### run.sh
#!/bin/bash
# the make line also repeats each setting of config.mk as NAME=value (left out here)
make -C /OpenROAD-flow-scripts/flow DESIGN_CONFIG=/design/flow/config.mk WORK_HOME=/design/flow/orfs CLKGATE_MAP_FILE= finish
### config.mk
export PLATFORM = sky130hd
export DESIGN_NAME = convolver
export DESIGN_NICKNAME = convolver
export VERILOG_FILES = /design/flow/design.v
export SDC_FILE = /design/flow/constraint.sdc
export NUM_CORES = 4
export LEC_CHECK = 0
export ABC_AREA = 1
export CAP_MARGIN = 25
export CELL_PAD_IN_SITES_DETAIL_PLACEMENT = 2
export CELL_PAD_IN_SITES_GLOBAL_PLACEMENT = 1
export CORE_ASPECT_RATIO = 1.46
export CORE_MARGIN = 9
export CORE_UTILIZATION = 45
export CTS_CLUSTER_DIAMETER = 397
export GPL_ROUTABILITY_DRIVEN = 0
export HOLD_SLACK_MARGIN = 0.02
export MIN_ROUTING_LAYER = met1
export SLEW_MARGIN = 20
### constraint.sdc
create_clock -name core_clock -period 8.55 [get_ports {clk}]
set_input_delay 1.7100 -clock core_clock [delete_from_list [all_inputs] [get_ports {clk}]]
set_output_delay 1.7100 -clock core_clock [all_outputs]
set_load 0.01 [all_outputs]
### design.v
module mac #(
	parameter N = 16,  
	parameter Q = 12  
	)(
	input logic clk, sclr, ce,
	input logic [N-1:0] a_i, b_i, 
	input logic [N*2-1:0] c_i,
	output logic [N*2-1:0] r_o
	);
	always_ff @(posedge clk or posedge sclr) begin
		if (sclr) r_o <= 'd0;
		else if (ce) begin
				r_o <= (a_i * b_i + c_i);  
			end
	end
endmodule
module variable_shift_register #(parameter WIDTH = 8, parameter SIZE = 3)(
	input logic clk, rst, ce,
	input logic [WIDTH-1:0] data_i,
	output logic [WIDTH-1:0] data_o
	);
	logic [WIDTH-1:0] sh_r [SIZE-1:0];  
	generate 
	genvar i;
	for (i = 0; i < SIZE; i = i + 1) begin : for_loop
		always_ff @(posedge clk or posedge rst) begin
			if (rst) sh_r[i] <= 'd0; 
			else begin
				if (ce) begin
					if (i == 'd0) sh_r[i] <= data_i;
					else sh_r[i] <= sh_r[i - 1];
				end
			end
		end
	end : for_loop
	endgenerate
	assign data_o = sh_r[SIZE - 1];
endmodule
`timescale 1ns / 1ps
module convolver #(
	parameter n = 8'h0a,	 
	parameter k = 8'h03,  
	parameter s = 1,  
	parameter BL = 16,  
	parameter Q = 12  
	)(
	input logic clk,
	input logic rst,
	input logic ce,
	input logic [BL-1:0] activation,
	input logic [(k*k)*BL-1:0] weight1,
	output logic [31:0] conv_op,
	output logic valid_conv,
	output logic end_conv
	);
	logic [31:0] count1;  
	logic [31:0] count2;  
	logic [31:0] count3;  
	logic [31:0] row_count;  
	logic en1, en2, en3;  
	logic [BL-1:0] weight [0:k*k-1];
	generate
		genvar j;
		for (j = 0; j < k*k; j = j + 1) begin : for_loop
			assign weight[j][BL-1:0] = weight1[BL*j +: BL];
		end : for_loop
	endgenerate
	logic [BL*2-1:0] tmp [k*k+1:0];
	assign tmp[0] = 32'h00000000;
	generate
	genvar i;
	for (i = 0; i < k*k; i = i + 1) begin : for_loop1
		if ((i+1) % k == 0) begin 					 
			if (i == k*k - 1) begin 				 
				mac #(.N(BL), .Q(Q)) MAC0(
					.clk(clk),
					.sclr(rst),
					.ce(ce),
					.a_i(activation),
					.b_i(weight[i]),
					.c_i(tmp[i]),
					.r_o(conv_op)
				);
			end
			else begin
				logic [BL*2-1:0] tmp2;
				mac #(.N(BL), .Q(Q)) MAC1(
					.clk(clk),
					.sclr(rst),
					.ce(ce),
					.a_i(activation),
					.b_i(weight[i]),
					.c_i(tmp[i]),
					.r_o(tmp2)
				);
				variable_shift_register #(.WIDTH(BL*2), .SIZE(n-k)) SR(
					.clk(clk),
					.rst(rst),
					.ce(ce),
					.data_i(tmp2),
					.data_o(tmp[i+1])
					);
			end
		end
		else begin
			mac #(.N(BL), .Q(Q)) MAC2(
					.clk(clk),
					.sclr(rst),
					.ce(ce),
					.a_i(activation),
					.b_i(weight[i]),
					.c_i(tmp[i]),
					.r_o(tmp[i+1])
				);
		end
	end : for_loop1
	endgenerate
	always_ff @(posedge clk) begin
		if (rst) begin
			count1 <= 0;
			count2 <= 0;
			count3 <= 0;
			row_count <= 0;
			en1 <= 0;
			en2 <= 1;
			en3 <= 0;
		end
		else if (ce) begin
		if (ce) begin
			if (count1 == (k-1)*n + k - 1) begin  
				count1 <= count1 + 1'b1;
				en1 <= 1'b1;
			end
			else count1 <= count1 + 1'b1;
		end
		if (en1 && en2) begin
			if (count2 == n - k) begin
				count2 <= 0;
				en2 <= 0;
				row_count <= row_count + 1'b1;
			end
			else count2 <= count2 + 1'b1;
		end
		if(~en2) begin
			if(count3 == k-2) begin
				count3<=0;
				en2 <= 1'b1;
			end
		else
			count3 <= count3 + 1'b1;
		end
		if((((count2 + 1) % s == 0) && (row_count % s == 0))
			||(count3 == k-2)&&(row_count % s == 0)
			||(count1 == (k-1)*n+k-1))
		begin                                                                                                                        
			en3 <= 1;                                                                                                                             
		end
		else 
			en3 <= 0;
		end
	end
	assign end_conv = (count1>= n*n+2) ? 1'b1 : 1'b0;
	assign valid_conv = (en1&&en2&&en3);
endmodule
==> impl_metrics.py, run 1 <==
# Auto-generated metrics
metrics = {
    "outcome": {
        "status": "finished with violations",
        "violations": "slew limit, setup timing",
    },
    "clocking": {
        "cts_buffers": 95,
        "cts_setup_buffers": 0,
        "clock_latency_ps": 880,
        "clk_pin_slew_ps": 100,
        "cts_sinks": 835,
        "ctsHoldBuffers": 0,
        "cts_tree": "yes",
        "post_cts_resized": 0,
        "htreeDepth": 3,
        "cts_buffer_depth": 3,
        "cts_root_buf": "clkbuf_16",
    },
    "die": {
        "die_area_sq_mm": 0.298,
        "placementRows": 233,
        "fp_util": 0.453,
        "io_pins": 197,
        "die_h_microns": 656,
        "core_sq_mm": 0.277,
        "die_w_microns": 455,
    },
    "logic_synthesis": {
        "ys_sh_xor": 0.00684,
        "synth-adder-area-share": 0.408,
        "syn-cell-area_sq_mm": 0.125,
        "synth.top_cell.area_share": 0.318,
        "syn-num-nets": 20322,
        "async_flop_share": 0.881,
        "synth.most_common_cell": "nand2_1",
        "ys_chip_area_sq_mm": 0.125,
        "synth-simple-area-share": 0.215,
        "yosys-stat-cells": 17264,
        "aoi_share": 0.0316,
        "ys_types": 43,
        "top_logic_kind": "adder cells",
        "top_cells_by_area": "fa_1 (32%), nand2_1 (17%), inv_1 (15%), dfrtp_1 (15%), ha_1 (9.0%)",
        "synth_area_per_cell_sq_um": 7.26,
        "synth_warnings": 8,
        "mux_area_frac": 0,
        "common_cells": "nand2_1 (5560), inv_1 (5119), fa_1 (1994)",
        "ys_seq_share": 0.163,
        "edf_count": 0,
        "ys_ff": 835,
        "top_area_cell": "fa_1",
        "synth_cells": 17264,
        "ff_type": "dfrtp_1",
    },
    "drt": {
        "wl_microns": 846000,
        "viasPerCell": 6.51,
        "wl_per_cell_microns": 40.4,
        "ant_nets": 0,
        "via_count": 136375,
        "drt_first_pass_iters": 8,
        "drt_iter0_drc": 15548,
        "drc": 0,
    },
    "critical_path": {
        "path_delay_family": "adder cells",
        "slowest_stage": "clkdlybuf4s50_1",
        "worstPathMaxFanout": 16,
        "worstSetupPathType": "input pin to flip-flop",
        "r2r_setup_slack_ps": 2680,
        "path_buffers": 7,
        "rr_endpoint": "for_loop1[5].genblk1.genblk1.MAC1.r_o[18]$_DFFE_PP0P_",
        "worst_setup_path_start_kind": "input pin",
        "end_kind": "flip-flop",
        "cp.required_ps": 9250,
        "cp-startpoint": "weight1[56]",
        "endpoint": "for_loop1[3].genblk1.MAC2.r_o[18]$_DFFE_PP0P_",
        "rr_startpoint": "for_loop1[4].genblk1.MAC2.r_o[16]$_DFFE_PP0P_",
        "path_depth": 22,
        "cp_cell_sequence": "clkdlybuf4s50_1 -> nand2_1 -> fa_1 -> inv_1 -> fa_1 -> inv_1 -> fa_1 -> inv_1 -> fa_1 -> fa_1 -> inv_1 -> fa_1 -> inv_1 -> ha_1 -> nand2_1 -> nor2_1 -> nand2_1 -> nand2_1 -> inv_1 -> nand2_1 -> nand2_1 -> a31oi_1",
        "cp.arrival_ps": 9750,
        "critPathMaxStageDelay_ps": 1280,
        "reg2regPathDepth": 16,
    },
    "flow_run": {
        "max_cap_viol_count": 0,
        "openroad.warnings": 74,
    },
    "min_path": {
        "min-delay-start": "for_loop1[8].genblk1.genblk1.MAC0.r_o[23]$_DFFE_PP0P_",
        "hold_depth": 2,
        "whs_endpoint": "for_loop1[8].genblk1.genblk1.MAC0.r_o[23]$_DFFE_PP0P_",
        "hold_class": "flip-flop to flip-flop",
    },
    "grt": {
        "grt_max_degree": 197,
        "met2_usage": 0.841,
        "antenna_found_initial": 79,
        "grt_overflow": 0,
        "met3_usage": 0.169,
        "grt_use_total": 0.514,
        "grt.busiest_layer": "met2",
        "grt_pass1_vias": 156722,
        "grt_pass1_wl_microns": 1120000,
        "met1_usage": 0.471,
    },
    "final_timing": {
        "min_period_over_period": 1.06,
        "fmax_mhz": 110,
        "setup_violations": 34,
        "fin_ws_ps": -503,
        "relSlewSlack": -0.0734,
        "layout_min_cycle_time_ps": 9050,
        "maxSlewViolCount": 46,
        "skew_ps": 109,
        "tightest_slew_ps": 1610,
        "final_hold_viol_count": 0,
    },
    "place": {
        "placed_cell_area_sq_mm": 0.132,
        "dp_hpwl_microns": 449000,
        "port_buffers": 196,
    },
    "cells_and_area": {
        "final_area_sq_mm": 0.136,
        "syn_to_final_growth_pct": 8.19,
        "nets": 20194,
        "fillerInstances": 31940,
    },
}
final cells by class:
class                   count  area, sq um  area share
multi-input cells       10573        82900       0.611
flip-flops and latches    835        20400       0.150
inverters                5126        19300       0.142
repair buffers            505         4890      0.0360
well taps                3642         4560      0.0336
clock buffers             125         2620      0.0193
clock inverters            52          779     0.00574
diodes                     98          245     0.00181
metal layers:
layer / share of wire / wire [microns] / vias to the layer above
met4: 0.16 / 132000 / 65
met5: 0.0011 / 939 / -
met3: 0.11 / 89000 / 7800
met2: 0.45 / 381000 / 12948
li1: - / - / 48553
met1: 0.29 / 243000 / 67009
per-stage QoR:
| step | setup TNS [ps] | std cells | worst slack, ps | util | hold slack [ps] |
|---|---|---|---|---|---|
| finish | -8600 | 20956 | -503 | 0.490 | 499 |
| global route | -3610 | 20889 | -310 | 0.490 | 530 |
| CTS | 0 | 20858 | 662 | 0.490 | 476 |
| detailed placement | 0 | 20681 | 240 | 0.477 | 461 |
| global placement | 0 | 20681 | 556 | 0.477 | 454 |
| floorplan | 0 | 17264 | 1510 | - | 436 |
==> inputs of run 2 (changes only) <==
- CAP_MARGIN: 25 -> 20
- CELL_PAD_IN_SITES_GLOBAL_PLACEMENT: 1 -> default
- CORE_ASPECT_RATIO: 1.46 -> default
- HOLD_SLACK_MARGIN: 0.02 -> default
- MIN_ROUTING_LAYER: met1 -> default
- clock period: 8.55 -> 8.41 ns (I/O delays scaled with it)
==> run 2 against run 1 <==
The flow now stops in detailed placement (3_5_place_dp). Synthesized cell count unchanged. Area after synthesis unchanged. Die size decreased by 0.11%.
==> impl_metrics.py, run 2 <==
# Auto-generated metrics
metrics = {
    "outcome": {
        "status": "stopped before the end",
        "failing_step": "detailed placement (3_5_place_dp)",
        "firstError": "[ERROR DPL-0033] detailed placement checks failed during check placement.",
    },
    "die": {
        "die_w_microns": 546,
        "fp_util": 0.453,
        "core_sq_mm": 0.277,
        "io_pins": 197,
        "die_area_sq_mm": 0.298,
        "die_h_microns": 546,
        "placementRows": 193,
    },
    "logic_synthesis": {
        "ys_sh_xor": 0.00684,
        "synth.top_cell.area_share": 0.318,
        "synth-simple-area-share": 0.215,
        "async_flop_share": 0.881,
        "ff_type": "dfrtp_1",
        "synth_cells": 17264,
        "syn-num-nets": 20322,
        "ys_chip_area_sq_mm": 0.125,
        "top_area_cell": "fa_1",
        "yosys-stat-cells": 17264,
        "synth_area_per_cell_sq_um": 7.26,
        "synth.most_common_cell": "nand2_1",
        "synth-adder-area-share": 0.408,
        "ys_types": 43,
        "top_logic_kind": "adder cells",
        "top_cells_by_area": "fa_1 (32%), nand2_1 (17%), inv_1 (15%), dfrtp_1 (15%), ha_1 (9.0%)",
        "ys_ff": 835,
        "common_cells": "nand2_1 (5560), inv_1 (5119), fa_1 (1994)",
        "aoi_share": 0.0316,
        "mux_area_frac": 0,
        "syn-cell-area_sq_mm": 0.125,
        "synth_warnings": 8,
        "edf_count": 0,
        "ys_seq_share": 0.163,
    },
    "place": {
        "port_buffers": 196,
    },
}
## run 2: metrics by stage
stage	hold slack (ps)	worst slack [ps]	area (sq um)
global placement	447	408	132000
floorplan	436	1400	125000
==> inputs of run 3 (changes only) <==
- ABC_AREA: 1 -> default
- CELL_PAD_IN_SITES_DETAIL_PLACEMENT: 2 -> default
- CORE_MARGIN: 9 -> 2
- CORE_UTILIZATION: 45 -> 72
- CTS_CLUSTER_DIAMETER: 397 -> 28
- CTS_CLUSTER_SIZE: default -> 15
- GPL_ROUTABILITY_DRIVEN: 0 -> default
- PLACE_DENSITY_LB_ADDON: default -> 0.01
- SETUP_SLACK_MARGIN: default -> 0.8
- clock period: 8.41 -> 6.57 ns (I/O delays scaled with it)
==> run 3 against run 2 <==
The flow stops in global routing (5_1_grt). Die size down 45%. Synthesized cell count down 29%. Area after synthesis decreased by 8.1%.
==> impl_metrics.py, run 3 <==
# Auto-generated metrics
metrics = {
    "logic_synthesis": {
        "top_logic_kind": "adder cells",
        "syn-cell-area_sq_mm": 0.115,
        "ys_ff": 835,
        "ys_sh_xor": 0.0239,
        "ys_types": 87,
        "aoi_share": 0.0489,
        "ys_seq_share": 0.177,
        "synth.top_cell.area_share": 0.346,
        "synth_warnings": 8,
        "mux_area_frac": 0.0559,
        "top_cells_by_area": "fa_1 (35%), dfrtp_1 (16%), ha_1 (9.8%), inv_1 (9.5%), and2_1 (6.0%)",
        "syn-num-nets": 15269,
        "common_cells": "inv_1 (2931), fa_1 (1994), nand2_1 (1487)",
        "yosys-stat-cells": 12211,
        "ys_chip_area_sq_mm": 0.115,
        "edf_count": 0,
        "top_area_cell": "fa_1",
        "synth-adder-area-share": 0.444,
        "synth_area_per_cell_sq_um": 9.44,
        "ff_type": "dfrtp_1",
        "async_flop_share": 0.881,
        "synth-simple-area-share": 0.136,
        "synth_cells": 12211,
        "synth.most_common_cell": "inv_1",
    },
    "clocking": {
        "cts_root_buf": "clkbuf_16",
        "cts_buffers": 189,
        "htreeDepth": 4,
        "cts_buffer_depth": 3,
        "cts_sinks": 835,
    },
    "grt": {
        "grt_overflow": 361,
        "grt_use_total": 0.772,
    },
    "outcome": {
        "failing_step": "global routing (5_1_grt)",
        "status": "stopped before the end",
        "firstError": "[ERROR GRT-0232] Routing congestion too high. Check the congestion heatmap in the GUI.",
    },
    "place": {
        "placed_cell_area_sq_mm": 0.130,
        "dp_hpwl_microns": 253000,
        "place_ws_ps": -1270,
        "port_buffers": 196,
        "gp_congestion": 0.984,
    },
    "die": {
        "die_h_microns": 404,
        "core_sq_mm": 0.159,
        "die_area_sq_mm": 0.163,
        "placementRows": 146,
        "io_pins": 197,
        "fp_util": 0.727,
        "die_w_microns": 404,
    },
}
[run 3: what timing repair did]
action                                  4_1_cts
endpoints found under the setup margin      194
pin swaps                                   571
endpoints found under the hold margin         0
hold buffers                                  0
gates cloned                                 24
buffers inserted                            311
resized                                    1108
[run 3: metal layers]
layer	GRT usage	GRT overflow
met1	0.758	17
met2	0.933	186
met3	0.642	21
met4	0.748	133
met5	0.412	4
[run 3: metrics by stage]
stage	instances	hold slack [ps]
3_3_place_gp	15232	438
2_1_floorplan	12211	428
3_5_place_dp	15232	456
4_1_cts	15916	467
==> inputs of run 4 (changes only) <==
- CTS_CLUSTER_DIAMETER: 28 -> default
- CTS_CLUSTER_SIZE: 15 -> default
- PLACE_DENSITY: default -> 0.66
- PLACE_DENSITY_LB_ADDON: 0.01 -> default
- SETUP_SLACK_MARGIN: 0.8 -> default
- clock period: 6.57 -> 6.46 ns (I/O delays scaled with it)
==> run 4 against run 3 <==
Now fails the layout checks on setup timing. Area after synthesis stayed put. Die size stayed put. Synthesized cell count stayed put.
==> impl_metrics.py, run 4 <==
# Auto-generated metrics
metrics = {
    "logic_synthesis": {
        "yosys-stat-cells": 12211,
        "synth_cells": 12211,
        "ys_sh_xor": 0.0239,
        "synth-adder-area-share": 0.444,
        "ys_seq_share": 0.177,
        "synth.most_common_cell": "inv_1",
        "top_cells_by_area": "fa_1 (35%), dfrtp_1 (16%), ha_1 (9.8%), inv_1 (9.5%), and2_1 (6.0%)",
        "ys_types": 87,
        "syn-cell-area_sq_mm": 0.115,
        "top_area_cell": "fa_1",
        "ff_type": "dfrtp_1",
        "synth_area_per_cell_sq_um": 9.44,
        "async_flop_share": 0.881,
        "ys_ff": 835,
        "ys_chip_area_sq_mm": 0.115,
        "common_cells": "inv_1 (2931), fa_1 (1994), nand2_1 (1487)",
        "mux_area_frac": 0.0559,
        "edf_count": 0,
        "synth.top_cell.area_share": 0.346,
        "syn-num-nets": 15269,
        "top_logic_kind": "adder cells",
        "aoi_share": 0.0489,
        "synth-simple-area-share": 0.136,
        "synth_warnings": 8,
    },
    "final_timing": {
        "setup_violations": 80,
        "rsz0062_at_grt": "true",
        "tightest_slew_ps": 1120,
        "layout_min_cycle_time_ps": 7400,
        "skew_ps": 59.8,
        "min_period_over_period": 1.15,
        "maxSlewViolCount": 0,
        "fmax_mhz": 135,
        "fin_ws_ps": -941,
        "relSlewSlack": 0.250,
        "final_hold_viol_count": 0,
    },
    "min_path": {
        "hold_class": "flip-flop to flip-flop",
        "whs_endpoint": "en3$_SDFFE_PP0P_",
        "hold_depth": 2,
        "min-delay-start": "en3$_SDFFE_PP0P_",
    },
    "flow_run": {
        "openroad.warnings": 52,
        "max_cap_viol_count": 0,
    },
    "critical_path": {
        "cpMostUsedCell": "fa_1",
        "rr_endpoint": "for_loop1[5].genblk1.genblk1.MAC1.r_o[31]$_DFFE_PP0P_",
        "rr_startpoint": "for_loop1[4].genblk1.MAC2.r_o[12]$_DFFE_PP0P_",
        "worstPathMaxFanout": 9,
        "slowest_stage": "fa_2",
        "worst_setup_path_start_kind": "input pin",
        "end_kind": "flip-flop",
        "cp.arrival_ps": 8010,
        "path_buffers": 8,
        "path_delay_family": "adder cells",
        "path_depth": 25,
        "r2r_setup_slack_ps": 1060,
        "reg2regPathDepth": 18,
        "endpoint": "for_loop1[5].genblk1.genblk1.MAC1.r_o[31]$_DFFE_PP0P_",
        "worstSetupPathType": "input pin to flip-flop",
        "cp.required_ps": 7070,
        "critPathMaxStageDelay_ps": 580,
        "cp-startpoint": "activation[2]",
    },
    "drt": {
        "drc": 0,
        "drt_first_pass_iters": 8,
        "viasPerCell": 5.93,
        "ant_nets": 0,
        "wl_per_cell_microns": 23.0,
        "wl_microns": 361000,
        "drt_iter0_drc": 8669,
        "via_count": 93010,
    },
    "outcome": {
        "violations": "setup timing",
        "status": "finished with violations",
    },
    "die": {
        "placementRows": 146,
        "die_area_sq_mm": 0.163,
        "core_sq_mm": 0.159,
        "die_w_microns": 404,
        "die_h_microns": 404,
        "fp_util": 0.727,
        "io_pins": 197,
    },
    "clocking": {
        "htreeDepth": 3,
        "cts_buffer_depth": 3,
        "clk_pin_slew_ps": 60,
        "cts_buffers": 94,
        "clock_latency_ps": 760,
        "cts_root_buf": "clkbuf_16",
        "cts_tree": "yes",
        "cts_sinks": 835,
    },
    "place": {
        "port_buffers": 196,
        "placed_cell_area_sq_mm": 0.130,
        "gp_congestion": 0.980,
        "place_ws_ps": -1340,
        "dp.cells": 15246,
        "dp_hpwl_microns": 248000,
    },
    "grt": {
        "grt_pass1_vias": 100235,
        "grt_pass1_wl_microns": 535000,
        "grt_overflow": 0,
        "antenna_found_initial": 35,
        "grt_use_total": 0.423,
        "grt_max_degree": 166,
    },
    "cells_and_area": {
        "syn_to_final_growth_pct": 21.0,
        "fin_cells": 15689,
        "nets": 16574,
        "final_area_sq_mm": 0.139,
    },
}
==> run 4: layer usage <==
layer  vias to the layer above  routed length [microns]  track usage
met2                      5443                   170000        0.699
li1                      39198                        -            -
met5                         -                      261            0
met1                     46327                   122000        0.510
met4                        34                    29000        0.237
met3                      2008                    40300        0.104
==> run 4: repair_timing <==
action,in CTS,in global routing
buffers inserted,101,104
hold buffers,0,0
resized,575,441
endpoints found under the setup margin,132,139
gates cloned,30,19
pin swaps,260,337
hold endpoints to repair,0,0
==> run 4: area by class of cell <==
class | count | area [sq um]
Antenna cell | 26 | 65.1
Clock buffer | 119 | 2630
Clock inverter | 52 | 677
Fill cell | 7579 | 19200
Inverter | 2932 | 11000
Multi-Input combinational cell | 7894 | 85000
Sequential cell | 835 | 20400
Tap cell | 2072 | 2590
Timing Repair Buffer | 1759 | 17000
==> run 4: per-stage QoR <==
stage	util	setup TNS [ps]	hold slack [ps]
2_1_floorplan	-	-3846480	428
3_5_place_dp	0.818	-158100	454
3_3_place_gp	0.818	-144590	441
4_1_cts	0.860	-3220	469
5_1_grt	0.879	-25890	502
6_report	0.879	-13720	467
==> inputs of run 5 (changes only) <==
- ABC_AREA: default -> 1
- CAP_MARGIN: 20 -> 25
- CELL_PAD_IN_SITES_DETAIL_PLACEMENT: default -> 2
- CELL_PAD_IN_SITES_GLOBAL_PLACEMENT: default -> 2
- CORE_ASPECT_RATIO: default -> 1.46
- CORE_MARGIN: 2 -> 9
- CORE_UTILIZATION: 72 -> 45
- CTS_CLUSTER_DIAMETER: default -> 397
- GPL_ROUTABILITY_DRIVEN: default -> 0
- HOLD_SLACK_MARGIN: default -> 0.02
- MIN_ROUTING_LAYER: default -> met1
- PLACE_DENSITY: 0.66 -> default
- SLEW_MARGIN: 20 -> 30
- clock period: 6.46 -> 8.55 ns (I/O delays scaled with it)
==> run 5 against run 4 <==
The layout still fails its checks (setup timing). Global-route usage up 1.9 points. Count of clock-buffer cells in the layout up 8. Utilization shrank 39 points. Critical endpoint is now for_loop1[8].genblk1.genblk1.MAC0.r_o[30]$_DFFE_PP0P_.
==> impl_metrics.py, run 5 <==
# Auto-generated metrics
metrics = {
    "die": {
        "die_area_sq_mm": 0.298,
        "fp_util": 0.453,
        "die_w_microns": 455,
        "io_pins": 197,
        "core_sq_mm": 0.277,
        "die_h_microns": 656,
        "placementRows": 233,
    },
    "critical_path": {
        "rr_startpoint": "for_loop1[6].genblk1.MAC2.r_o[3]$_DFFE_PP0P_",
        "reg2regPathDepth": 21,
        "path_depth": 22,
        "worst_setup_path_start_kind": "input pin",
        "cp.arrival_ps": 9350,
        "worstPathMaxFanout": 9,
        "path_buffers": 5,
        "worstSetupPathType": "input pin to flip-flop",
        "r2r_setup_slack_ps": 2510,
        "end_kind": "flip-flop",
        "endpoint": "for_loop1[8].genblk1.genblk1.MAC0.r_o[30]$_DFFE_PP0P_",
        "cp_cell_sequence": "clkdlybuf4s50_1 -> nand2_1 -> fa_1 -> fa_1 -> fa_1 -> inv_1 -> fa_1 -> fa_1 -> inv_1 -> fa_1 -> inv_1 -> ha_1 -> nand2_1 -> nor2_1 -> nand3_1 -> nand3b_1 -> buf_4 -> nand2_1 -> nand2_1 -> nand2_1 -> nand3_1 -> nand2_1",
        "cp.required_ps": 9170,
        "path_delay_family": "adder cells",
        "rr_endpoint": "for_loop1[7].genblk1.MAC2.r_o[27]$_DFFE_PP0P_",
        "critPathMaxStageDelay_ps": 960,
        "cp-startpoint": "weight1[130]",
        "slowest_stage": "clkdlybuf4s50_1",
    },
    "logic_synthesis": {
        "async_flop_share": 0.881,
        "ys_types": 43,
        "synth_warnings": 8,
        "edf_count": 0,
        "top_logic_kind": "adder cells",
        "synth_cells": 17264,
        "top_area_cell": "fa_1",
        "ys_ff": 835,
        "aoi_share": 0.0316,
        "syn-cell-area_sq_mm": 0.125,
        "yosys-stat-cells": 17264,
        "synth_area_per_cell_sq_um": 7.26,
        "mux_area_frac": 0,
        "synth-adder-area-share": 0.408,
        "top_cells_by_area": "fa_1 (32%), nand2_1 (17%), inv_1 (15%), dfrtp_1 (15%), ha_1 (9.0%)",
        "synth.top_cell.area_share": 0.318,
        "syn-num-nets": 20322,
        "ys_chip_area_sq_mm": 0.125,
        "ff_type": "dfrtp_1",
        "common_cells": "nand2_1 (5560), inv_1 (5119), fa_1 (1994)",
        "ys_seq_share": 0.163,
        "synth-simple-area-share": 0.215,
        "synth.most_common_cell": "nand2_1",
        "ys_sh_xor": 0.00684,
    },
    "drt": {
        "drt_iter0_drc": 13416,
        "drc": 0,
        "ant_nets": 0,
        "drt_first_pass_iters": 9,
        "wl_per_cell_microns": 37.5,
        "wl_microns": 785000,
        "via_count": 130684,
        "viasPerCell": 6.25,
    },
    "place": {
        "port_buffers": 196,
        "dp_hpwl_microns": 450000,
        "placed_cell_area_sq_mm": 0.132,
        "place_ws_ps": 195,
    },
    "min_path": {
        "hold_class": "flip-flop to flip-flop",
        "whs_endpoint": "count2[29]$_SDFFE_PP0P_",
        "hold_depth": 2,
        "min-delay-start": "count2[29]$_SDFFE_PP0P_",
    },
    "clocking": {
        "post_cts_resized": 0,
        "cts_root_buf": "clkbuf_16",
        "clk_pin_slew_ps": 80,
        "ctsHoldBuffers": 0,
        "cts_tree": "yes",
        "cts_sinks": 835,
        "htreeDepth": 3,
        "cts_buffers": 96,
        "clock_latency_ps": 840,
        "cts_buffer_depth": 3,
        "cts_setup_buffers": 0,
    },
    "cells_and_area": {
        "final_area_sq_mm": 0.136,
        "syn_to_final_growth_pct": 8.16,
        "nets": 20194,
    },
    "outcome": {
        "violations": "setup timing",
        "status": "finished with violations",
    },
    "grt": {
        "grt_pass1_wl_microns": 983000,
        "grt_use_total": 0.441,
        "grt_overflow": 0,
        "grt_pass1_vias": 149254,
        "antenna_found_initial": 46,
        "grt_max_degree": 219,
    },
    "flow_run": {
        "openroad.warnings": 74,
        "max_cap_viol_count": 0,
    },
    "final_timing": {
        "final_hold_viol_count": 0,
        "tightest_slew_ps": 1260,
        "layout_min_cycle_time_ps": 8740,
        "skew_ps": 94.2,
        "relSlewSlack": 0.155,
        "setup_violations": 5,
        "maxSlewViolCount": 0,
        "fmax_mhz": 114,
        "min_period_over_period": 1.02,
        "fin_ws_ps": -186,
    },
}
## run 5: per-layer routing
metal / GRT usage / share of wire
met3: 0.0917 / 0.089
met5: 0 / 0.00050
met1: 0.411 / 0.30
met2: 0.788 / 0.47
met4: 0.426 / 0.14
## run 5: stage by stage
step	std cells	util	hold slack [ps]	TNS, ps
after global routing	20881	0.490	516	-740
final	20920	0.490	495	-419
after global placement	20679	0.477	453	0
after detailed placement	20679	0.477	468	0
after CTS	20859	0.490	494	0
after floorplan	17264	-	436	0
## run 5: cell type report
cell class	count	area (sq um)
Sequential cell	835	20400
Inverter	5126	19300
Clock buffer	127	2680
Timing Repair Buffer	504	4950
Antenna cell	60	150
Multi-Input combinational cell	10573	82900
Tap cell	3642	4560
Fill cell	32030	141000
Clock inverter	53	717
==> inputs of run 6 (changes only) <==
- ABC_AREA: 1 -> default
- CAP_MARGIN: 25 -> 5
- CELL_PAD_IN_SITES_DETAIL_PLACEMENT: 2 -> default
- CELL_PAD_IN_SITES_GLOBAL_PLACEMENT: 2 -> default
- CORE_ASPECT_RATIO: 1.46 -> default
- CORE_MARGIN: 9 -> 2
- CORE_UTILIZATION: 45 -> 72
- CTS_CLUSTER_DIAMETER: 397 -> default
- GPL_ROUTABILITY_DRIVEN: 0 -> default
- HOLD_SLACK_MARGIN: 0.02 -> default
- MIN_ROUTING_LAYER: met1 -> default
- SLEW_MARGIN: 30 -> 20
- clock period: 8.55 -> 5.47 ns (I/O delays scaled with it)
==> run 6 against run 5 <==
The flow now stops in global routing (5_1_grt). Area after synthesis fell by 8.1%. Synthesized cell count fell by 29%. Die size down 45%.
==> impl_metrics.py, run 6 <==
# Auto-generated metrics
metrics = {
    "outcome": {
        "status": "stopped before the end",
        "failing_step": "global routing (5_1_grt)",
    },
    "logic_synthesis": {
        "synth.top_cell.area_share": 0.346,
        "ys_seq_share": 0.177,
        "synth_area_per_cell_sq_um": 9.44,
        "syn-num-nets": 15269,
        "top_logic_kind": "adder cells",
        "ys_sh_xor": 0.0239,
        "synth_warnings": 8,
        "ys_types": 87,
        "edf_count": 0,
        "ys_chip_area_sq_mm": 0.115,
        "aoi_share": 0.0489,
        "ff_type": "dfrtp_1",
        "syn-cell-area_sq_mm": 0.115,
        "async_flop_share": 0.881,
        "common_cells": "inv_1 (2931), fa_1 (1994), nand2_1 (1487)",
        "ys_ff": 835,
        "synth_cells": 12211,
        "synth-simple-area-share": 0.136,
        "top_area_cell": "fa_1",
        "mux_area_frac": 0.0559,
        "synth-adder-area-share": 0.444,
        "top_cells_by_area": "fa_1 (35%), dfrtp_1 (16%), ha_1 (9.8%), inv_1 (9.5%), and2_1 (6.0%)",
        "synth.most_common_cell": "inv_1",
        "yosys-stat-cells": 12211,
    },
    "clocking": {
        "htreeDepth": 3,
        "cts_buffers": 92,
        "cts_buffer_depth": 3,
        "cts_root_buf": "clkbuf_16",
        "cts_sinks": 835,
        "ctsHoldBuffers": 0,
    },
    "place": {
        "place_ws_ps": -2190,
        "placed_cell_area_sq_mm": 0.130,
        "gp_congestion": 0.963,
        "port_buffers": 196,
        "dp_hpwl_microns": 246000,
    },
    "die": {
        "core_sq_mm": 0.159,
        "io_pins": 197,
        "die_h_microns": 404,
        "die_area_sq_mm": 0.163,
        "placementRows": 146,
        "die_w_microns": 404,
        "fp_util": 0.727,
    },
}
[run 6: metrics by stage]
step | cells
floorplan | 12211
global placement | 15271
detailed placement | 15271
CTS | 15809
[run 6: what timing repair did]
item / in CTS
resized: 1420
buffers inserted: 370
gates cloned: 40
pin swaps: 703
endpoints found under the setup margin: 201
==> inputs of run 7 (changes only) <==
- CAP_MARGIN: 5 -> 20
- CORE_UTILIZATION: 72 -> 70
- CTS_CLUSTER_SIZE: default -> 37
- SETUP_SLACK_MARGIN: default -> -0.36
- clock period: 5.47 -> 5.39 ns (I/O delays scaled with it)
==> run 7 against run 6 <==
Now fails the layout checks on setup timing. Synthesized cell count is the same. Die size grew 2.8%. Area after synthesis is the same.
==> impl_metrics.py, run 7 <==
# Auto-generated metrics
metrics = {
    "clocking": {
        "cts_sinks": 835,
        "cts_tree": "yes",
        "cts_buffer_depth": 3,
        "clk_pin_slew_ps": 70,
        "ctsHoldBuffers": 0,
        "cts_buffers": 93,
        "htreeDepth": 3,
        "cts_root_buf": "clkbuf_16",
        "clock_latency_ps": 800,
    },
    "critical_path": {
        "rr_endpoint": "for_loop1[6].genblk1.MAC2.r_o[24]$_DFFE_PP0P_",
        "path_depth": 22,
        "path_buffers": 9,
        "r2r_setup_slack_ps": -110,
        "cpMostUsedCell": "fa_1",
        "cp_cell_sequence": "buf_16 -> buf_12 -> buf_12 -> buf_12 -> buf_4 -> nand2_1 -> fa_1 -> inv_1 -> fa_1 -> fa_2 -> fa_1 -> fa_1 -> inv_1 -> fa_1 -> inv_1 -> ha_1 -> a21o_1 -> buf_4 -> a31oi_1 -> o31ai_4 -> xor2_1 -> mux2_4",
        "reg2regPathDepth": 19,
        "worst_setup_path_start_kind": "input pin",
        "path_delay_family": "adder cells",
        "cp.arrival_ps": 7700,
        "slowest_stage": "a31oi_1",
        "cp-startpoint": "activation[9]",
        "critPathMaxStageDelay_ps": 870,
        "rr_startpoint": "for_loop1[5].genblk1.genblk1.SR.sh_r[6][11]$_DFFE_PP0P_",
        "endpoint": "for_loop1[5].genblk1.genblk1.MAC1.r_o[22]$_DFFE_PP0P_",
        "worstSetupPathType": "input pin to flip-flop",
        "cp.required_ps": 6030,
        "worstPathMaxFanout": 11,
        "end_kind": "flip-flop",
    },
    "flow_run": {
        "openroad.warnings": 51,
        "max_cap_viol_count": 0,
    },
    "drt": {
        "ant_nets": 0,
        "drt_iter0_drc": 9453,
        "via_count": 95874,
        "drt_first_pass_iters": 12,
        "wl_microns": 389000,
        "wl_per_cell_microns": 24.5,
        "viasPerCell": 6.03,
        "drc": 0,
    },
    "final_timing": {
        "relSlewSlack": 0.206,
        "fin_ws_ps": -1670,
        "final_hold_viol_count": 0,
        "tightest_slew_ps": 1180,
        "skew_ps": 106,
        "layout_min_cycle_time_ps": 7060,
        "min_period_over_period": 1.31,
        "rsz0062_at_grt": "true",
        "setup_violations": 201,
        "maxSlewViolCount": 0,
        "fmax_mhz": 142,
    },
    "logic_synthesis": {
        "synth.top_cell.area_share": 0.346,
        "edf_count": 0,
        "synth.most_common_cell": "inv_1",
        "ys_ff": 835,
        "mux_area_frac": 0.0559,
        "synth_warnings": 8,
        "ys_seq_share": 0.177,
        "ys_sh_xor": 0.0239,
        "top_cells_by_area": "fa_1 (35%), dfrtp_1 (16%), ha_1 (9.8%), inv_1 (9.5%), and2_1 (6.0%)",
        "yosys-stat-cells": 12211,
        "top_logic_kind": "adder cells",
        "aoi_share": 0.0489,
        "top_area_cell": "fa_1",
        "synth_area_per_cell_sq_um": 9.44,
        "ff_type": "dfrtp_1",
        "ys_chip_area_sq_mm": 0.115,
        "ys_types": 87,
        "syn-cell-area_sq_mm": 0.115,
        "synth-simple-area-share": 0.136,
        "async_flop_share": 0.881,
        "common_cells": "inv_1 (2931), fa_1 (1994), nand2_1 (1487)",
        "syn-num-nets": 15269,
        "synth_cells": 12211,
        "synth-adder-area-share": 0.444,
    },
    "die": {
        "core_sq_mm": 0.163,
        "die_h_microns": 410,
        "fp_util": 0.706,
        "placementRows": 148,
        "io_pins": 197,
        "die_area_sq_mm": 0.168,
        "die_w_microns": 410,
    },
    "cells_and_area": {
        "final_area_sq_mm": 0.142,
        "fillerInstances": 7820,
        "final_util": 0.868,
        "flop_area_sq_mm": 0.0204,
        "syn_to_final_growth_pct": 22.9,
        "nets": 16689,
        "mi_logic_area_sq_mm": 0.0860,
    },
    "place": {
        "gp_congestion": 0.960,
        "placed_cell_area_sq_mm": 0.131,
        "dp_hpwl_microns": 254000,
        "port_buffers": 196,
    },
    "min_path": {
        "min-delay-start": "for_loop1[5].genblk1.genblk1.SR.sh_r[5][3]$_DFFE_PP0P_",
        "whs_endpoint": "for_loop1[5].genblk1.genblk1.SR.sh_r[6][3]$_DFFE_PP0P_",
        "hold_class": "flip-flop to flip-flop",
        "hold_depth": 2,
    },
    "grt": {
        "antenna_found_initial": 34,
        "grt_use_total": 0.452,
        "grt_overflow": 0,
        "grt_pass1_vias": 105515,
        "grt_pass1_wl_microns": 583000,
        "grt_max_degree": 197,
    },
    "outcome": {
        "violations": "setup timing",
        "status": "finished with violations",
    },
}
-- run 7: through the flow --
stage,instances,hold slack [ps],worst slack (ps),setup TNS [ps]
finish,15905,491,-1670,-157670
floorplan,12211,428,-7230,-4640950
detailed placement,15414,470,-2240,-354310
global route,15887,512,-1620,-181340
global placement,15414,439,-2270,-341780
CTS,15815,481,-1020,-112760
-- run 7: timing repair --
item	CTS	global route
pin swaps	572	272
gates cloned	34	3
gates resized	1140	311
endpoints found under the setup margin	182	186
endpoints found under the hold margin	0	0
setup buffers	272	82
-- run 7: cell type report --
| class | count | share of cell area |
|---|---|---|
| multi-input cells | 7894 | 0.607 |
| flip-flops and latches | 835 | 0.144 |
| repair buffers | 1875 | 0.128 |
| inverters | 2932 | 0.0778 |
| well taps | 2175 | 0.0192 |
| clock buffers | 115 | 0.0181 |
| clock inverters | 58 | 0.00552 |
| diodes | 21 | 0.000371 |
-- run 7: layer usage --
metal / GRT usage / part of all wire
met4: 0.293 / 0.092
met1: 0.529 / 0.33
met3: 0.127 / 0.12
met5: 0 / 0.00039
met2: 0.734 / 0.46
==> inputs of run 8 (changes only) <==
- CORE_ASPECT_RATIO: default -> 0.5
- CORE_UTILIZATION: 70 -> 72
- CTS_CLUSTER_SIZE: 37 -> 58
- PLACE_DENSITY: default -> 0.36
- SETUP_SLACK_MARGIN: -0.36 -> 1.55
- clock period: 5.39 -> 5.32 ns (I/O delays scaled with it)
==> run 8 against run 7 <==
Still fails the layout checks on setup timing. Register-to-register slack improved by 230 ps. Sequential cell count unchanged. Synthesized cell count did not move. Via count shrank 3.5%. Non-clock buffer count increased by 12. Count of clock-buffer cells in the layout fell by 10. First-iteration DRC count decreased by 5.9%. Critical path depth up 4. Area after synthesis did not move.
==> impl_metrics.py, run 8 <==
# Auto-generated metrics
metrics = {
    "logic_synthesis": {
        "mux_area_frac": 0.0559,
        "ys_ff": 835,
        "synth_area_per_cell_sq_um": 9.44,
        "aoi_share": 0.0489,
        "top_logic_kind": "adder cells",
        "synth.most_common_cell": "inv_1",
        "ys_seq_share": 0.177,
        "ys_chip_area_sq_mm": 0.115,
        "top_area_cell": "fa_1",
        "syn-num-nets": 15269,
        "async_flop_share": 0.881,
        "ff_type": "dfrtp_1",
        "common_cells": "inv_1 (2931), fa_1 (1994), nand2_1 (1487)",
        "ys_sh_xor": 0.0239,
        "synth-adder-area-share": 0.444,
        "yosys-stat-cells": 12211,
        "edf_count": 0,
        "synth_cells": 12211,
        "ys_types": 87,
        "synth_warnings": 8,
        "top_cells_by_area": "fa_1 (35%), dfrtp_1 (16%), ha_1 (9.8%), inv_1 (9.5%), and2_1 (6.0%)",
        "synth-simple-area-share": 0.136,
        "synth.top_cell.area_share": 0.346,
        "syn-cell-area_sq_mm": 0.115,
    },
    "final_timing": {
        "maxSlewViolCount": 0,
        "fin_ws_ps": -1240,
        "relSlewSlack": 0.277,
        "final_hold_viol_count": 0,
        "rsz0062_at_grt": "true",
        "skew_ps": 72.2,
        "timing.setup.tns_ps": -156570,
        "min_period_over_period": 1.23,
        "worst_hold_slack_ps": 482,
        "tightest_slew_ps": 1090,
        "setup_violations": 206,
        "fmax_mhz": 152,
        "layout_min_cycle_time_ps": 6560,
    },
    "cells_and_area": {
        "syn_to_final_growth_pct": 22.6,
        "flop_area_sq_mm": 0.0204,
        "final_util": 0.892,
        "fillerInstances": 7272,
        "mi_logic_area_sq_mm": 0.0857,
        "nets": 16688,
    },
    "flow_run": {
        "max_cap_viol_count": 0,
        "openroad.warnings": 51,
    },
    "critical_path": {
        "critPathMaxStageDelay_ps": 570,
        "worst_setup_path_start_kind": "input pin",
        "path_delay_family": "adder cells",
        "endpoint": "for_loop1[1].genblk1.MAC2.r_o[29]$_DFFE_PP0P_",
        "path_depth": 26,
        "cp-startpoint": "activation[5]",
        "r2r_setup_slack_ps": 120,
        "worstSetupPathType": "input pin to flip-flop",
        "slowest_stage": "fa_1",
        "worstPathMaxFanout": 4,
        "cpMostUsedCell": "fa_1",
        "rr_startpoint": "for_loop1[1].genblk1.MAC2.r_o[9]$_DFFE_PP0P_",
        "cp.arrival_ps": 7090,
        "cp.required_ps": 5850,
        "path_buffers": 9,
        "rr_endpoint": "for_loop1[2].genblk1.genblk1.MAC1.r_o[28]$_DFFE_PP0P_",
        "end_kind": "flip-flop",
        "reg2regPathDepth": 19,
    },
    "outcome": {
        "status": "finished with violations",
        "violations": "setup timing",
    },
    "die": {
        "io_pins": 197,
        "fp_util": 0.727,
        "placementRows": 103,
        "die_w_microns": 570,
        "die_area_sq_mm": 0.163,
        "die_h_microns": 287,
        "core_sq_mm": 0.158,
    },
    "grt": {
        "grt_overflow": 0,
        "grt_pass1_wl_microns": 537000,
        "grt_use_total": 0.425,
        "grt_max_degree": 218,
        "grt_pass1_vias": 98670,
        "antenna_found_initial": 32,
    },
    "drt": {
        "wl_per_cell_microns": 22.2,
        "drt_first_pass_iters": 7,
        "ant_nets": 0,
        "via_count": 92531,
        "wl_microns": 350000,
        "drt_iter0_drc": 8895,
        "drc": 0,
        "viasPerCell": 5.85,
    },
    "clocking": {
        "ctsHoldBuffers": 0,
        "cts_root_buf": "clkbuf_16",
        "cts_tree": "yes",
        "cts_buffer_depth": 3,
        "clock_latency_ps": 720,
        "cts_buffers": 80,
        "htreeDepth": 3,
        "clk_pin_slew_ps": 60,
        "cts_sinks": 835,
    },
    "place": {
        "gp_congestion": 0.933,
        "dp_hpwl_microns": 239000,
        "place_ws_ps": -2240,
        "port_buffers": 196,
    },
    "min_path": {
        "min-delay-start": "en3$_SDFFE_PP0P_",
        "hold_depth": 2,
        "whs_endpoint": "en3$_SDFFE_PP0P_",
        "hold_class": "flip-flop to flip-flop",
    },
}
## run 8: final cells by class
| type | instances | area share |
|---|---|---|
| clock buffers | 105 | 0.0158 |
| multi-input cells | 7894 | 0.607 |
| diodes | 19 | 0.000337 |
| inverters | 2932 | 0.0780 |
| clock inverters | 41 | 0.00379 |
| flip-flops and latches | 835 | 0.144 |
| repair buffers | 1887 | 0.132 |
| well taps | 2100 | 0.0186 |
## run 8: per-stage QoR
step           area (sq um)  cells
6_report             141000  15813
5_1_grt              141000  15800
4_1_cts              139000  15709
3_5_place_dp         130000  15287
3_3_place_gp         130000  15287
2_1_floorplan        117000  12211
## run 8: per-layer routing
metal,up-vias,global-route usage,routed length (microns)
met4,20,0.192,22100
met5,-,0,147
met3,1565,0.122,42500
li1,39462,-,-
met1,46117,0.555,128000
met2,5367,0.668,158000
## run 8: repair_timing
item | CTS | global route
setup endpoints to repair | 260 | 260
hold endpoints to repair | 0 | 0
pin swaps | 423 | 376
buffers inserted | 230 | 77
cloned | 46 | 8
resized | 840 | 455
==> inputs of run 9 (changes only) <==
- ABC_AREA: default -> 1
- CORE_ASPECT_RATIO: 0.5 -> default
- CTS_CLUSTER_DIAMETER: default -> 28
- CTS_CLUSTER_SIZE: 58 -> 15
- PLACE_DENSITY: 0.36 -> default
- PLACE_DENSITY_LB_ADDON: default -> 0.01
- SETUP_SLACK_MARGIN: 1.55 -> -0.53
- clock period: 5.32 -> 5.75 ns (I/O delays scaled with it)
==> run 9 against run 8 <==
The layout still fails its checks (setup timing). Wire length is 7.2% higher. Synthesized cell count grew 41%. First-iteration DRC count up 35%. Worst hold slack got worse by 55 ps. Utilization shrank 5.1 points. Highest routed layer unchanged.
==> impl_metrics.py, run 9 <==
# Auto-generated metrics
metrics = {
    "outcome": {
        "status": "finished with violations",
        "violations": "setup timing",
    },
    "place": {
        "place_ws_ps": -1010,
        "gp_congestion": 1.00,
        "port_buffers": 196,
        "dp_hpwl_microns": 290000,
    },
    "clocking": {
        "cts_buffers": 200,
        "cts_tree": "yes",
        "cts_buffer_depth": 3,
        "post_cts_resized": 0,
        "htreeDepth": 4,
        "clk_pin_slew_ps": 50,
        "cts_sinks": 835,
        "cts_setup_buffers": 0,
        "ctsHoldBuffers": 0,
        "cts_root_buf": "clkbuf_16",
        "clock_latency_ps": 870,
    },
    "cells_and_area": {
        "final_util": 0.841,
        "syn_to_final_growth_pct": 16.3,
        "fillerInstances": 10717,
        "nets": 21191,
    },
    "final_timing": {
        "worst_hold_slack_ps": 428,
        "fmax_mhz": 165,
        "setup_violations": 161,
        "fin_ws_ps": -299,
        "final_hold_viol_count": 0,
        "skew_ps": 91.1,
        "min_period_over_period": 1.05,
        "maxSlewViolCount": 0,
        "relSlewSlack": 0.175,
        "tightest_slew_ps": 1240,
        "layout_min_cycle_time_ps": 6050,
        "timing.setup.tns_ps": -17100,
    },
    "critical_path": {
        "cp.arrival_ps": 6740,
        "worstPathMaxFanout": 7,
        "cp_cell_sequence": "clkdlybuf4s50_1 -> buf_4 -> nand2_1 -> fa_1 -> inv_1 -> fa_1 -> fa_1 -> fa_1 -> fa_1 -> inv_1 -> fa_1 -> inv_1 -> ha_1 -> nand2_1 -> nor2_1 -> nand2_1 -> nor2_1 -> nand2_1 -> nand3_1 -> nand2_1 -> nand3_1 -> nand2_1",
        "endpoint": "for_loop1[3].genblk1.MAC2.r_o[27]$_DFFE_PP0P_",
        "reg2regPathDepth": 16,
        "end_kind": "flip-flop",
        "worstSetupPathType": "input pin to flip-flop",
        "path_delay_family": "adder cells",
        "worst_setup_path_start_kind": "input pin",
        "cp-startpoint": "weight1[57]",
        "rr_startpoint": "for_loop1[4].genblk1.MAC2.r_o[9]$_DFFE_PP0P_",
        "r2r_setup_slack_ps": 1260,
        "critPathMaxStageDelay_ps": 640,
        "rr_endpoint": "for_loop1[5].genblk1.genblk1.MAC1.r_o[10]$_DFFE_PP0P_",
        "slowest_stage": "clkdlybuf4s50_1",
        "path_depth": 22,
        "path_buffers": 5,
        "cp.required_ps": 6440,
    },
    "logic_synthesis": {
        "ys_types": 43,
        "syn-cell-area_sq_mm": 0.125,
        "ys_chip_area_sq_mm": 0.125,
        "synth.most_common_cell": "nand2_1",
        "synth_area_per_cell_sq_um": 7.26,
        "mux_area_frac": 0,
        "top_cells_by_area": "fa_1 (32%), nand2_1 (17%), inv_1 (15%), dfrtp_1 (15%), ha_1 (9.0%)",
        "top_logic_kind": "adder cells",
        "top_area_cell": "fa_1",
        "common_cells": "nand2_1 (5560), inv_1 (5119), fa_1 (1994)",
        "synth-simple-area-share": 0.215,
        "ys_sh_xor": 0.00684,
        "aoi_share": 0.0316,
        "async_flop_share": 0.881,
        "synth_warnings": 8,
        "syn-num-nets": 20322,
        "synth-adder-area-share": 0.408,
        "yosys-stat-cells": 17264,
        "ys_ff": 835,
        "synth_cells": 17264,
        "ff_type": "dfrtp_1",
        "synth.top_cell.area_share": 0.318,
        "edf_count": 0,
        "ys_seq_share": 0.163,
    },
    "drt": {
        "drt_first_pass_iters": 7,
        "wl_microns": 376000,
        "viasPerCell": 5.40,
        "drc": 0,
        "wl_per_cell_microns": 18.2,
        "ant_nets": 0,
        "drt_iter0_drc": 12005,
        "via_count": 111596,
    },
    "die": {
        "die_h_microns": 421,
        "die_w_microns": 421,
        "fp_util": 0.723,
        "core_sq_mm": 0.173,
        "io_pins": 197,
        "placementRows": 153,
        "die_area_sq_mm": 0.178,
    },
    "min_path": {
        "min-delay-start": "for_loop1[2].genblk1.genblk1.SR.sh_r[5][30]$_DFFE_PP0P_",
        "hold_class": "flip-flop to flip-flop",
        "hold_depth": 2,
        "whs_endpoint": "for_loop1[2].genblk1.genblk1.SR.sh_r[6][30]$_DFFE_PP0P_",
    },
    "grt": {
        "grt_max_degree": 244,
        "antenna_found_initial": 22,
        "grt_overflow": 0,
        "grt_use_total": 0.432,
        "grt_pass1_wl_microns": 605000,
        "grt_pass1_vias": 114276,
    },
    "flow_run": {
        "openroad.warnings": 50,
        "max_cap_viol_count": 0,
    },
}
[run 9: final cells by class]
type	count	area (sq um)	area share
multi-input cells	10573	82900	0.569
flip-flops and latches	835	20400	0.140
inverters	5126	19300	0.132
repair buffers	1397	13000	0.0893
clock buffers	250	5540	0.0379
well taps	2325	2910	0.0199
clock inverters	128	1780	0.0122
diodes	14	35.0	0.000240
[run 9: metrics by stage]
stage	instance area, sq um	std cells
6_report	146000	20648
5_1_grt	146000	20644
4_1_cts	146000	20634
3_5_place_dp	139000	20256
3_3_place_gp	139000	20256
2_1_floorplan	125000	17264
[run 9: layer usage]
metal | global-route usage | part of all wire | up-vias
met5 | 0 | 0.00032 | -
met4 | 0.211 | 0.058 | 18
met3 | 0.102 | 0.11 | 1357
met2 | 0.668 | 0.45 | 6332
met1 | 0.579 | 0.38 | 53294
li1 | - | - | 50595
==> inputs of run 10 (changes only) <==
- ABC_AREA: 1 -> default
- CELL_PAD_IN_SITES_DETAIL_PLACEMENT: default -> 2
- CELL_PAD_IN_SITES_GLOBAL_PLACEMENT: default -> 1
- CORE_ASPECT_RATIO: default -> 1.29
- CORE_UTILIZATION: 72 -> 64
- CTS_CLUSTER_DIAMETER: 28 -> 266
- CTS_CLUSTER_SIZE: 15 -> default
- GPL_ROUTABILITY_DRIVEN: default -> 0
- GPL_TIMING_DRIVEN: default -> 0
- MAX_ROUTING_LAYER: default -> met5
- MIN_ROUTING_LAYER: default -> met2
- PLACE_DENSITY_LB_ADDON: 0.01 -> 0.02
- SETUP_SLACK_MARGIN: -0.53 -> -0.07
- clock period: 5.75 -> 7.51 ns (I/O delays scaled with it)
==> run 10 against run 9 <==
The flow now stops in detailed placement (3_5_place_dp). Die size increased by 3.3%. Synthesized cell count decreased by 29%. Area after synthesis decreased by 8.1%.
==> impl_metrics.py, run 10 <==
# Auto-generated metrics
metrics = {
    "outcome": {
        "status": "stopped before the end",
        "failing_step": "detailed placement (3_5_place_dp)",
        "firstError": "[ERROR DPL-0033] detailed placement checks failed during check placement.",
    },
    "place": {
        "port_buffers": 179,
    },
    "logic_synthesis": {
        "synth-adder-area-share": 0.444,
        "mux_area_frac": 0.0559,
        "edf_count": 0,
        "top_area_cell": "fa_1",
        "ys_types": 87,
        "synth_area_per_cell_sq_um": 9.44,
        "async_flop_share": 0.881,
        "synth.most_common_cell": "inv_1",
        "synth.top_cell.area_share": 0.346,
        "syn-num-nets": 15269,
        "top_logic_kind": "adder cells",
        "top_cells_by_area": "fa_1 (35%), dfrtp_1 (16%), ha_1 (9.8%), inv_1 (9.5%), and2_1 (6.0%)",
        "ys_ff": 835,
        "yosys-stat-cells": 12211,
        "synth-simple-area-share": 0.136,
        "ys_chip_area_sq_mm": 0.115,
        "ys_seq_share": 0.177,
        "synth_cells": 12211,
        "common_cells": "inv_1 (2931), fa_1 (1994), nand2_1 (1487)",
        "aoi_share": 0.0489,
        "syn-cell-area_sq_mm": 0.115,
        "ff_type": "dfrtp_1",
        "ys_sh_xor": 0.0239,
        "synth_warnings": 8,
    },
    "die": {
        "die_area_sq_mm": 0.183,
        "core_sq_mm": 0.179,
        "die_w_microns": 378,
        "fp_util": 0.645,
        "placementRows": 176,
        "die_h_microns": 486,
        "io_pins": 197,
    },
}
[run 10: through the flow]
stage	instance area (sq um)	TNS (ps)	hold slack, ps
3_3_place_gp	120000	-7144390	443
2_1_floorplan	115000	-3183470	428
==> inputs of run 11 (changes only) <==
- CELL_PAD_IN_SITES_DETAIL_PLACEMENT: 2 -> default
- CELL_PAD_IN_SITES_GLOBAL_PLACEMENT: 1 -> default
- CORE_ASPECT_RATIO: 1.29 -> default
- CORE_UTILIZATION: 64 -> 47
- CTS_CLUSTER_DIAMETER: 266 -> default
- GPL_ROUTABILITY_DRIVEN: 0 -> default
- GPL_TIMING_DRIVEN: 0 -> default
- MAX_ROUTING_LAYER: met5 -> default
- MIN_ROUTING_LAYER: met2 -> default
- PLACE_DENSITY_LB_ADDON: 0.02 -> default
- SETUP_SLACK_MARGIN: -0.07 -> default
==> run 11 against run 10 <==
The run now finishes clean. Die size rose by 36%. Area after synthesis unchanged. Synthesized cell count did not move.
==> impl_metrics.py, run 11 <==
# Auto-generated metrics
metrics = {
    "cells_and_area": {
        "nets": 16167,
        "fin_cells": 16400,
        "final_util": 0.546,
        "syn_to_final_growth_pct": 15.4,
    },
    "logic_synthesis": {
        "ys_sh_xor": 0.0239,
        "top_logic_kind": "adder cells",
        "synth.most_common_cell": "inv_1",
        "top_cells_by_area": "fa_1 (35%), dfrtp_1 (16%), ha_1 (9.8%), inv_1 (9.5%), and2_1 (6.0%)",
        "synth-adder-area-share": 0.444,
        "edf_count": 0,
        "top_area_cell": "fa_1",
        "mux_area_frac": 0.0559,
        "ys_seq_share": 0.177,
        "synth.top_cell.area_share": 0.346,
        "synth_area_per_cell_sq_um": 9.44,
        "yosys-stat-cells": 12211,
        "common_cells": "inv_1 (2931), fa_1 (1994), nand2_1 (1487)",
        "ys_ff": 835,
        "syn-num-nets": 15269,
        "synth_cells": 12211,
        "synth_warnings": 8,
        "async_flop_share": 0.881,
        "synth-simple-area-share": 0.136,
        "ys_types": 87,
        "aoi_share": 0.0489,
        "ys_chip_area_sq_mm": 0.115,
        "ff_type": "dfrtp_1",
        "syn-cell-area_sq_mm": 0.115,
    },
    "clocking": {
        "htreeDepth": 3,
        "cts_setup_buffers": 0,
        "cts_buffers": 100,
        "cts_tree": "yes",
        "clock_latency_ps": 770,
        "clk_pin_slew_ps": 60,
        "ctsHoldBuffers": 0,
        "cts_root_buf": "clkbuf_16",
        "cts_buffer_depth": 3,
        "cts_sinks": 835,
    },
    "place": {
        "gp_congestion": 0.936,
        "dp_hpwl_microns": 251000,
        "dp.cells": 16208,
        "place_ws_ps": -1160,
        "port_buffers": 196,
    },
    "min_path": {
        "hold_class": "flip-flop to flip-flop",
        "whs_endpoint": "for_loop1[5].genblk1.genblk1.SR.sh_r[2][4]$_DFFE_PP0P_",
        "hold_depth": 1,
        "min-delay-start": "for_loop1[5].genblk1.genblk1.SR.sh_r[1][4]$_DFFE_PP0P_",
    },
    "critical_path": {
        "path_buffers": 6,
        "slowest_stage": "fa_1",
        "reg2regPathDepth": 18,
        "cp-startpoint": "weight1[58]",
        "rr_startpoint": "for_loop1[1].genblk1.MAC2.r_o[9]$_DFFE_PP0P_",
        "cpMostUsedCell": "fa_1",
        "cp.arrival_ps": 7920,
        "end_kind": "flip-flop",
        "endpoint": "for_loop1[3].genblk1.MAC2.r_o[27]$_DFFE_PP0P_",
        "path_depth": 23,
        "r2r_setup_slack_ps": 2280,
        "cp.required_ps": 8080,
        "worstPathMaxFanout": 10,
        "critPathMaxStageDelay_ps": 590,
        "worstSetupPathType": "input pin to flip-flop",
        "path_delay_family": "adder cells",
        "worst_setup_path_start_kind": "input pin",
        "cp_cell_sequence": "clkdlybuf4s50_1 -> buf_12 -> buf_4 -> and2_1 -> fa_1 -> fa_1 -> fa_1 -> fa_1 -> fa_1 -> inv_1 -> fa_1 -> inv_1 -> ha_1 -> a21o_1 -> a21o_1 -> a21oi_2 -> or4b_4 -> a211oi_4 -> buf_4 -> nor2_1 -> a31oi_1 -> xor2_1 -> mux2i_1",
        "rr_endpoint": "for_loop1[2].genblk1.genblk1.MAC1.r_o[28]$_DFFE_PP0P_",
    },
    "drt": {
        "via_count": 83178,
        "wl_per_cell_microns": 18.6,
        "ant_nets": 0,
        "wl_microns": 304000,
        "drc": 0,
        "viasPerCell": 5.07,
        "drt_iter0_drc": 4720,
        "drt_first_pass_iters": 5,
    },
    "final_timing": {
        "rsz0062_at_grt": "false",
        "skew_ps": 75.5,
        "timing.setup.tns_ps": 0,
        "relSlewSlack": 0.291,
        "final_hold_viol_count": 0,
        "min_period_over_period": 0.978,
        "tightest_slew_ps": 1060,
        "fin_ws_ps": 166,
        "setup_violations": 0,
        "worst_hold_slack_ps": 461,
        "layout_min_cycle_time_ps": 7340,
        "maxSlewViolCount": 0,
        "fmax_mhz": 136,
    },
    "grt": {
        "grt_pass1_wl_microns": 499000,
        "grt_max_degree": 187,
        "grt_pass1_vias": 91126,
        "grt_use_total": 0.253,
        "grt_overflow": 0,
        "antenna_found_initial": 7,
    },
    "die": {
        "io_pins": 197,
        "die_h_microns": 499,
        "die_w_microns": 499,
        "placementRows": 181,
        "core_sq_mm": 0.243,
        "die_area_sq_mm": 0.249,
        "fp_util": 0.473,
    },
    "flow_run": {
        "openroad.warnings": 47,
        "max_cap_viol_count": 0,
    },
    "outcome": {
        "status": "no timing/DRC/antenna violations",
    },
}
run 11: layout make-up:
class	instances	area [sq um]
fill	21634	110000
multi-input combinational	7894	81900
sequential	835	20400
timing repair buffer	1346	12100
inverter	2932	11000
tap	3202	4010
clock buffer	126	2790
clock inverter	60	798
antenna	5	12.5
run 11: through the flow:
| step | cell area (sq um) |
|---|---|
| finish | 133000 |
| global route | 133000 |
| CTS | 133000 |
| detailed placement | 129000 |
| global placement | 129000 |
| floorplan | 115000 |
run 11: what timing repair did:
item                                    in CTS  in global routing
resized                                      5                 21
pin swaps                                    0                  3
endpoints found under the setup margin       9                 18
run 11: routing by layer:
| layer | track usage | wire length (microns) | part of all wire |
|---|---|---|---|
| met1 | 0.343 | 133000 | 0.44 |
| met2 | 0.428 | 147000 | 0.48 |
| met3 | 0.0286 | 14900 | 0.049 |
| met4 | 0.0703 | 9470 | 0.031 |
| met5 | 0 | 22 | 0.000072 |
